// rrc_filter
module rrc_filter #(
	parameter WIDTH = 9
)(
	input logic clk,
	input logic rst,
	input logic signed [WIDTH-1:0] filter_in,
	output logic signed [WIDTH-1:0] filter_out
);
==> flow/config.mk <==
export PLATFORM = sky130hd
export DESIGN_NAME = rrc_filter
export DESIGN_NICKNAME = rrc_filter
export VERILOG_FILES = /design/flow/design.v
export SDC_FILE = /design/flow/constraint.sdc
export NUM_CORES = 4
export LEC_CHECK = 0
export CAP_MARGIN = 30
export CORE_MARGIN = 2
export CORE_UTILIZATION = 40
export GPL_TIMING_DRIVEN = 0
export MAX_ROUTING_LAYER = met4
export SLEW_MARGIN = 0
==> flow/constraint.sdc <==
create_clock -name core_clock -period 15.1 [get_ports {clk}]
set_input_delay 3.0200 -clock core_clock [delete_from_list [all_inputs] [get_ports {clk}]]
set_output_delay 3.0200 -clock core_clock [all_outputs]
set_load 0.01 [all_outputs]
run.sh (not shown) runs the stock make flow with config.mk's settings and CLKGATE_MAP_FILE=.
The starting point produced a clean layout.
Rerun with:
Settings changed: ABC_AREA from default to 1, CAP_MARGIN 30 to 20, CORE_UTILIZATION 40 to 72, GPL_TIMING_DRIVEN 0 to default, MAX_ROUTING_LAYER met4 to default, PLACE_DENSITY from default to 0.41, SLEW_MARGIN 0 to 20.
Clock period 15.1 ns to 5.65 ns, I/O delays scaled along.
This time the run completed, yet does not pass: negative setup slack.
Worst setup slack loses 7.3 ns.
Non-clock buffer count goes up by 422.
Utilization is higher by 45 points.
Wire length grows by well over a third.
Cell area climbs by roughly a tenth.
Clock-buffer cell count went up by 4.
Register-to-register slack loses 7.3 ns.
Worst hold slack is worse by 0.010 ns.
Rerun with:
Settings changed: ABC_AREA 1 to default, PLACE_DENSITY 0.41 to default.
Clock period 5.65 ns to 11.6 ns, I/O delays scaled along.
- Now the flow went through all stages and came out clean
- design area goes down by 13%
- clock skew hardly moves
- area after synthesis is lower by 1.1%
- die area falls by 1.0%

* * *

The RTL this note starts from:
==> flow/design.v <==
`timescale 1ns / 1ps
module rrc_filter #(
	parameter WIDTH = 9
)(
	input logic clk,
	input logic rst,
	input logic signed [WIDTH-1:0] filter_in,
	output logic signed [WIDTH-1:0] filter_out
);
	logic signed [WIDTH-1:0] shift_reg_out [0:31];
	logic signed [2*WIDTH-1:0] mul_sum [0:32];
	logic signed [23:0] acc_sum;
	integer i;
	always @(posedge clk or posedge rst) begin
		if(rst) begin
			for(i = 0; i < 32; i=i+1) begin
				shift_reg_out[i] <= 9'b0;
			end
		end
		else begin
			shift_reg_out[0] <= filter_in;
			for(i = 0; i < 31; i=i+1) begin
				shift_reg_out[i+1] <= shift_reg_out[i];
			end
		end
	end
	multiplier_9b #(.WIDTH(9)) MUL0(.mul_in(filter_in), .coefficient(9'd0), .mul_out(mul_sum[0]));
	multiplier_9b #(.WIDTH(9)) MUL1(.mul_in(shift_reg_out[0]), .coefficient(-9'd1), .mul_out(mul_sum[1]));
	multiplier_9b #(.WIDTH(9)) MUL2(.mul_in(shift_reg_out[1]), .coefficient(9'd1),.mul_out(mul_sum[2]));
	multiplier_9b #(.WIDTH(9)) MUL3(.mul_in(shift_reg_out[2]), .coefficient(9'd0),.mul_out(mul_sum[3]));
	multiplier_9b #(.WIDTH(9)) MUL4(.mul_in(shift_reg_out[3]), .coefficient(-9'd1),.mul_out(mul_sum[4]));
	multiplier_9b #(.WIDTH(9)) MUL5(.mul_in(shift_reg_out[4]), .coefficient(9'd2),.mul_out(mul_sum[5]));
	multiplier_9b #(.WIDTH(9)) MUL6(.mul_in(shift_reg_out[5]), .coefficient(9'd0),.mul_out(mul_sum[6]));
	multiplier_9b #(.WIDTH(9)) MUL7(.mul_in(shift_reg_out[6]), .coefficient(-9'd2),.mul_out(mul_sum[7]));
	multiplier_9b #(.WIDTH(9)) MUL8(.mul_in(shift_reg_out[7]), .coefficient(9'd2),.mul_out(mul_sum[8]));
	multiplier_9b #(.WIDTH(9)) MUL9(.mul_in(shift_reg_out[8]), .coefficient(9'd0),.mul_out(mul_sum[9]));
	multiplier_9b #(.WIDTH(9)) MUL10(.mul_in(shift_reg_out[9]), .coefficient(-9'd6),.mul_out(mul_sum[10]));
	multiplier_9b #(.WIDTH(9)) MUL11(.mul_in(shift_reg_out[10]), .coefficient(9'd8),.mul_out(mul_sum[11]));
	multiplier_9b #(.WIDTH(9)) MUL12(.mul_in(shift_reg_out[11]), .coefficient(9'd10),.mul_out(mul_sum[12]));
	multiplier_9b #(.WIDTH(9)) MUL13(.mul_in(shift_reg_out[12]), .coefficient(-9'd28),.mul_out(mul_sum[13]));
	multiplier_9b #(.WIDTH(9)) MUL14(.mul_in(shift_reg_out[13]), .coefficient(-9'd14),.mul_out(mul_sum[14]));
	multiplier_9b #(.WIDTH(9)) MUL15(.mul_in(shift_reg_out[14]), .coefficient(9'd111),.mul_out(mul_sum[15]));
	multiplier_9b #(.WIDTH(9)) MUL16(.mul_in(shift_reg_out[15]), .coefficient(9'd196),.mul_out(mul_sum[16]));
	multiplier_9b #(.WIDTH(9)) MUL17(.mul_in(shift_reg_out[16]), .coefficient(9'd111),.mul_out(mul_sum[17]));
	multiplier_9b #(.WIDTH(9)) MUL18(.mul_in(shift_reg_out[17]), .coefficient(-9'd14),.mul_out(mul_sum[18]));
	multiplier_9b #(.WIDTH(9)) MUL19(.mul_in(shift_reg_out[18]), .coefficient(-9'd28),.mul_out(mul_sum[19]));
	multiplier_9b #(.WIDTH(9)) MUL20(.mul_in(shift_reg_out[19]), .coefficient(9'd10),.mul_out(mul_sum[20]));
	multiplier_9b #(.WIDTH(9)) MUL21(.mul_in(shift_reg_out[20]), .coefficient(9'd8),.mul_out(mul_sum[21]));
	multiplier_9b #(.WIDTH(9)) MUL22(.mul_in(shift_reg_out[21]), .coefficient(-9'd6),.mul_out(mul_sum[22]));
	multiplier_9b #(.WIDTH(9)) MUL23(.mul_in(shift_reg_out[22]), .coefficient(9'd0),.mul_out(mul_sum[23]));
	multiplier_9b #(.WIDTH(9)) MUL24(.mul_in(shift_reg_out[23]), .coefficient(9'd2),.mul_out(mul_sum[24]));
	multiplier_9b #(.WIDTH(9)) MUL25(.mul_in(shift_reg_out[24]), .coefficient(-9'd2),.mul_out(mul_sum[25]));
	multiplier_9b #(.WIDTH(9)) MUL26(.mul_in(shift_reg_out[25]), .coefficient(9'd0),.mul_out(mul_sum[26]));
	multiplier_9b #(.WIDTH(9)) MUL27(.mul_in(shift_reg_out[26]), .coefficient(9'd2),.mul_out(mul_sum[27]));
	multiplier_9b #(.WIDTH(9)) MUL28(.mul_in(shift_reg_out[27]), .coefficient(-9'd1),.mul_out(mul_sum[28]));
	multiplier_9b #(.WIDTH(9)) MUL29(.mul_in(shift_reg_out[28]), .coefficient(9'd0),.mul_out(mul_sum[29]));
	multiplier_9b #(.WIDTH(9)) MUL30(.mul_in(shift_reg_out[29]), .coefficient(9'd1),.mul_out(mul_sum[30]));
	multiplier_9b #(.WIDTH(9)) MUL31(.mul_in(shift_reg_out[30]), .coefficient(-9'd1),.mul_out(mul_sum[31]));
	multiplier_9b #(.WIDTH(9)) MUL32(.mul_in(shift_reg_out[31]), .coefficient(9'd0),.mul_out(mul_sum[32]));
	always_comb begin : accumulate_sum
		acc_sum = mul_sum[0] + mul_sum[1] + mul_sum[2] + mul_sum[3] + mul_sum[4] + 
		mul_sum[5] + mul_sum[6] + mul_sum[7] + mul_sum[8] + mul_sum[9] + 
		mul_sum[10] + mul_sum[11] + mul_sum[12] + mul_sum[13] + mul_sum[14] + 
		mul_sum[15] + mul_sum[16] + mul_sum[17] + mul_sum[18] + mul_sum[19] + 
		mul_sum[20] + mul_sum[21] + mul_sum[22] + mul_sum[23] + mul_sum[24] + 
		mul_sum[25] + mul_sum[26] + mul_sum[27] + mul_sum[28] + mul_sum[29] + 
		mul_sum[30] + mul_sum[31] + mul_sum[32];  
	end
	logic signed [15:0] trunc_frac_sum;
	assign trunc_frac_sum = acc_sum[23:8];
	always_ff @( posedge clk or posedge rst ) begin : blockName
		if(rst) begin
			filter_out <= 0;
		end
		else if(trunc_frac_sum > 255) begin
			filter_out <= 255;
		end
		else if(trunc_frac_sum < -256) begin
			filter_out <= -256;
		end
		else begin
			filter_out <= trunc_frac_sum;
		end
	end
endmodule
module multiplier_9b #(
	parameter WIDTH = 9
)(
	input logic signed [WIDTH-1:0] mul_in,
	input logic signed [WIDTH-1:0] coefficient,
	output logic signed [2*WIDTH-1:0] mul_out
);
	assign mul_out = mul_in * coefficient;
endmodule
Settings: LEC_CHECK=0, CAP_MARGIN=20, CELL_PAD_IN_SITES_DETAIL_PLACEMENT=0, CELL_PAD_IN_SITES_GLOBAL_PLACEMENT=0, CORE_ASPECT_RATIO=1.04, CORE_MARGIN=8, CORE_UTILIZATION=57, GPL_ROUTABILITY_DRIVEN=0, MAX_ROUTING_LAYER=met4, SETUP_SLACK_MARGIN=1.72, SLEW_MARGIN=20, TNS_END_PERCENT=50; clock period 6.39 ns.
The starting point ran to the end with violations: negative setup slack.
==> next run, changes <==
CELL_PAD_IN_SITES_DETAIL_PLACEMENT = not set   (was 0)
CELL_PAD_IN_SITES_GLOBAL_PLACEMENT = not set   (was 0)
CORE_ASPECT_RATIO = not set   (was 1.04)
CORE_MARGIN = 2   (was 8)
CORE_UTILIZATION = 65   (was 57)
GPL_ROUTABILITY_DRIVEN = not set   (was 0)
MAX_ROUTING_LAYER = not set   (was met4)
SETUP_SLACK_MARGIN = not set   (was 1.72)
TNS_END_PERCENT = not set   (was 50)
clock period = 5.65 ns   (was 6.39 ns; I/O delays follow)
Outcome: The new run finished but fails on negative setup slack. Global-route usage increases by 7.9 points. Count of clock-buffer cells in the layout falls by 4. Critical path depth goes down by 1. Die area fell by 21%.
==> next run, changes <==
CORE_UTILIZATION = 72   (was 65)
PLACE_DENSITY_LB_ADDON = 0.18   (was not set)
SETUP_SLACK_MARGIN = 1.51   (was not set)
clock period = 10.5 ns   (was 5.65 ns; I/O delays follow)
Outcome: Now the flow completed with no timing, DRC or antenna violations. Register-to-register slack is better by 4.7 ns. Non-clock buffer count falls by 428. First-iteration DRC count falls by 11%. Final area falls by 10%. Global-route usage rises by 0.94 points. Routed wire length falls by 9.4%.
